==> run K: inputs <==
## Viterbi
module Viterbi(Dx, Rx, oen, rxrdy, clock, seqrdy,reset
    );
output Dx;
output oen;
output rxrdy;
input [1:0] Rx;
input seqrdy;
input reset;
input clock;
wire[3:0] A0_out;
wire[3:0] A1_out;
wire[3:0] A2_out;
wire[3:0] A3_out;
wire[3:0] A4_out;
wire[3:0] A5_out;
wire[3:0] A6_out;
wire[3:0] A7_out;
 wire [3:0] acs0_pm_out;
 wire [3:0] acs1_pm_out;
 wire [3:0] acs2_pm_out;
 wire [3:0] acs3_pm_out;
 wire [3:0] acs4_pm_out;
 wire [3:0] acs5_pm_out;   
 wire [3:0] acs6_pm_out;   
 wire [3:0] acs7_pm_out;
wire acs0_label;
wire acs1_label;
wire acs2_label;
wire acs3_label;
wire acs4_label;
wire acs5_label;
wire acs6_label;
wire acs7_label;
wire len;
wire aen;
wire [3:0] min_metric;
assign rxrdy = len;
wire [1:0] HD1;	wire [1:0] HD9;
wire [1:0] HD2;	wire [1:0] HD10;
wire [1:0] HD3;   wire [1:0] HD11;
wire [1:0] HD4;	wire [1:0] HD12;
wire [1:0] HD5;	wire [1:0] HD13;
wire [1:0] HD6;	wire [1:0] HD14;
wire [1:0] HD7;	wire [1:0] HD15;
wire [1:0] HD8;	wire [1:0] HD16;
BMU U1(.HD1(HD1), .HD2(HD2), .HD3(HD3), .HD4(HD4), .HD5(HD5), .HD6(HD6), .HD7(HD7), .HD8(HD8), .HD9(HD9), .HD10(HD10), .HD11(HD11), .HD12(HD12), .HD13(HD13), .HD14(HD14), .HD15(HD15), .HD16(HD16), .Rx(Rx), .len(len & seqrdy), .clock(clock), .reset(reset)
);
ACSU U2(.acs0_pm_out(acs0_pm_out), .acs1_pm_out(acs1_pm_out), 
              .acs2_pm_out(acs2_pm_out), .acs3_pm_out(acs3_pm_out), 
              .acs4_pm_out(acs4_pm_out), .acs5_pm_out(acs5_pm_out), 
              .acs6_pm_out(acs6_pm_out), .acs7_pm_out(acs7_pm_out),
              .acs0_label(acs0_label),   .acs1_label(acs1_label), 
              .acs2_label(acs2_label),   .acs3_label(acs3_label), 
              .acs4_label(acs4_label),   .acs5_label(acs5_label), 
              .acs6_label(acs6_label),   .acs7_label(acs7_label),
              .acs0_pm_ina(A0_out),  .acs0_pm_inb(A4_out), .HD0_ina(HD1), .HD0_inb(HD9),
              .acs1_pm_ina(A0_out),  .acs1_pm_inb(A4_out), .HD1_ina(HD2), .HD1_inb(HD10),
              .acs2_pm_ina(A1_out),  .acs2_pm_inb(A5_out), .HD2_ina(HD3), .HD2_inb(HD11),
              .acs3_pm_ina(A1_out),  .acs3_pm_inb(A5_out), .HD3_ina(HD4), .HD3_inb(HD12),
              .acs4_pm_ina(A2_out),  .acs4_pm_inb(A6_out), .HD4_ina(HD5), .HD4_inb(HD13),
  ...
Settings: LEC_CHECK=0, CAP_MARGIN=20, CORE_MARGIN=2, CORE_UTILIZATION=72, CTS_CLUSTER_DIAMETER=282, CTS_CLUSTER_SIZE=98, PLACE_DENSITY=0.42, SLEW_MARGIN=20; clock period 3.51 ns.
run.sh (not shown) runs the stock make flow with config.mk's settings and CLKGATE_MAP_FILE=.
==> inputs of run P, as changes to run K <==
--- a/flow/config.mk
+++ b/flow/config.mk
@@ -8,7 +8,5 @@
 export CAP_MARGIN = 20
 export CORE_MARGIN = 2
 export CORE_UTILIZATION = 72
-export CTS_CLUSTER_DIAMETER = 282
-export CTS_CLUSTER_SIZE = 98
-export PLACE_DENSITY = 0.42
+export PLACE_DENSITY = 0.4
 export SLEW_MARGIN = 20
==> flow/constraint.sdc (replaced) <==
create_clock -name core_clock -period 6.57 [get_ports {clock}]
set_input_delay 1.3140 -clock core_clock [delete_from_list [all_inputs] [get_ports {clock}]]
set_output_delay 1.3140 -clock core_clock [all_outputs]
set_load 0.01 [all_outputs]
==> inputs of run G, as changes to run K <==
--- a/flow/config.mk
+++ b/flow/config.mk
@@ -7,8 +7,6 @@
 export LEC_CHECK = 0
 export CAP_MARGIN = 20
 export CORE_MARGIN = 2
-export CORE_UTILIZATION = 72
-export CTS_CLUSTER_DIAMETER = 282
-export CTS_CLUSTER_SIZE = 98
-export PLACE_DENSITY = 0.42
+export CORE_UTILIZATION = 46
 export SLEW_MARGIN = 20
+export TNS_END_PERCENT = 5
==> flow/constraint.sdc (replaced) <==
create_clock -name core_clock -period 4.42 [get_ports {clock}]
set_input_delay 0.8840 -clock core_clock [delete_from_list [all_inputs] [get_ports {clock}]]
set_output_delay 0.8840 -clock core_clock [all_outputs]
set_load 0.01 [all_outputs]
==> inputs of run B, as changes to run K <==
==> flow/config.mk (replaced) <==
export PLATFORM = sky130hd
export DESIGN_NAME = Viterbi
export DESIGN_NICKNAME = Viterbi
export VERILOG_FILES = /design/flow/design.v
export SDC_FILE = /design/flow/constraint.sdc
export NUM_CORES = 4
export LEC_CHECK = 0
export ABC_AREA = 1
export CAP_MARGIN = 20
export CORE_MARGIN = 2
export CORE_UTILIZATION = 70
export PLACE_DENSITY_LB_ADDON = 0.27
export SLEW_MARGIN = 20
==> flow/constraint.sdc (replaced) <==
create_clock -name core_clock -period 7.79 [get_ports {clock}]
set_input_delay 1.5580 -clock core_clock [delete_from_list [all_inputs] [get_ports {clock}]]
set_output_delay 1.5580 -clock core_clock [all_outputs]
set_load 0.01 [all_outputs]
==> flow_summary.json <==
{
  "ys_cells": 2022,
  "grt_usage_pct": 33.6,
  "synthesis.nets": 2169,
  "synthAoiAreaFrac_pct": 16.0,
  "simple_gate_area_share_pct": 21.7,
  "ys_sh_adder_pct": 12.3,
  "top_area_share_pct": 33.9,
  "yosysUniqueCellTypes": 52,
  "htreeDepth": 1,
  "met3_usage_pct": 3.40,
  "postSynthCellCount": 2022,
  "gr-usage-met2_pct": 60.1,
  "ys_sh_mux_pct": 1.13,
  "cts-buffers-inserted": 27,
  "status": "complete, no violations",
  "gp_congestion": 0.957
}
the above is filed under run B

==> flow_summary.json <==
{
  "portBuffers": 7,
  "stop_stage": "clock tree synthesis",
  "yosysUniqueCellTypes": 75,
  "ys_cells": 1642,
  "synthesis.nets": 1789,
  "simple_gate_area_share_pct": 11.3,
  "top_area_share_pct": 32.7,
  "ys_sh_adder_pct": 12.2,
  "status": "did not finish",
  "gp_congestion": 1.01,
  "error_line": "[ERROR DPL-0033] detailed placement checks failed during check placement.",
  "postSynthCellCount": 1642,
  "ys_sh_mux_pct": 16.7
}
the above is filed under run P

==> flow_summary.json <==
{
  "status": "did not finish",
  "stop_stage": "global routing",
  "error_line": "[ERROR GRT-0232] Routing congestion too high. Check the congestion heatmap in the GUI.",
  "gr-usage-met2_pct": 111,
  "synthAoiAreaFrac_pct": 14.2,
  "postSynthCellCount": 1642,
  "simple_gate_area_share_pct": 11.3,
  "ys_sh_mux_pct": 16.7,
  "cts-buffers-inserted": 6,
  "gp_congestion": 0.953
}
the above is filed under run K

==> flow_summary.json <==
{
  "grt_usage_pct": 24.3,
  "check.faults": "setup timing",
  "synthAoiAreaFrac_pct": 14.2,
  "setup_viol": 67,
  "ys_sh_adder_pct": 12.2,
  "final.setup.worst_slack_ns": -3.41,
  "gp_congestion": 0.901,
  "status": "complete, but fails checks",
  "met3_usage_pct": 3.63
}
the above is filed under run G

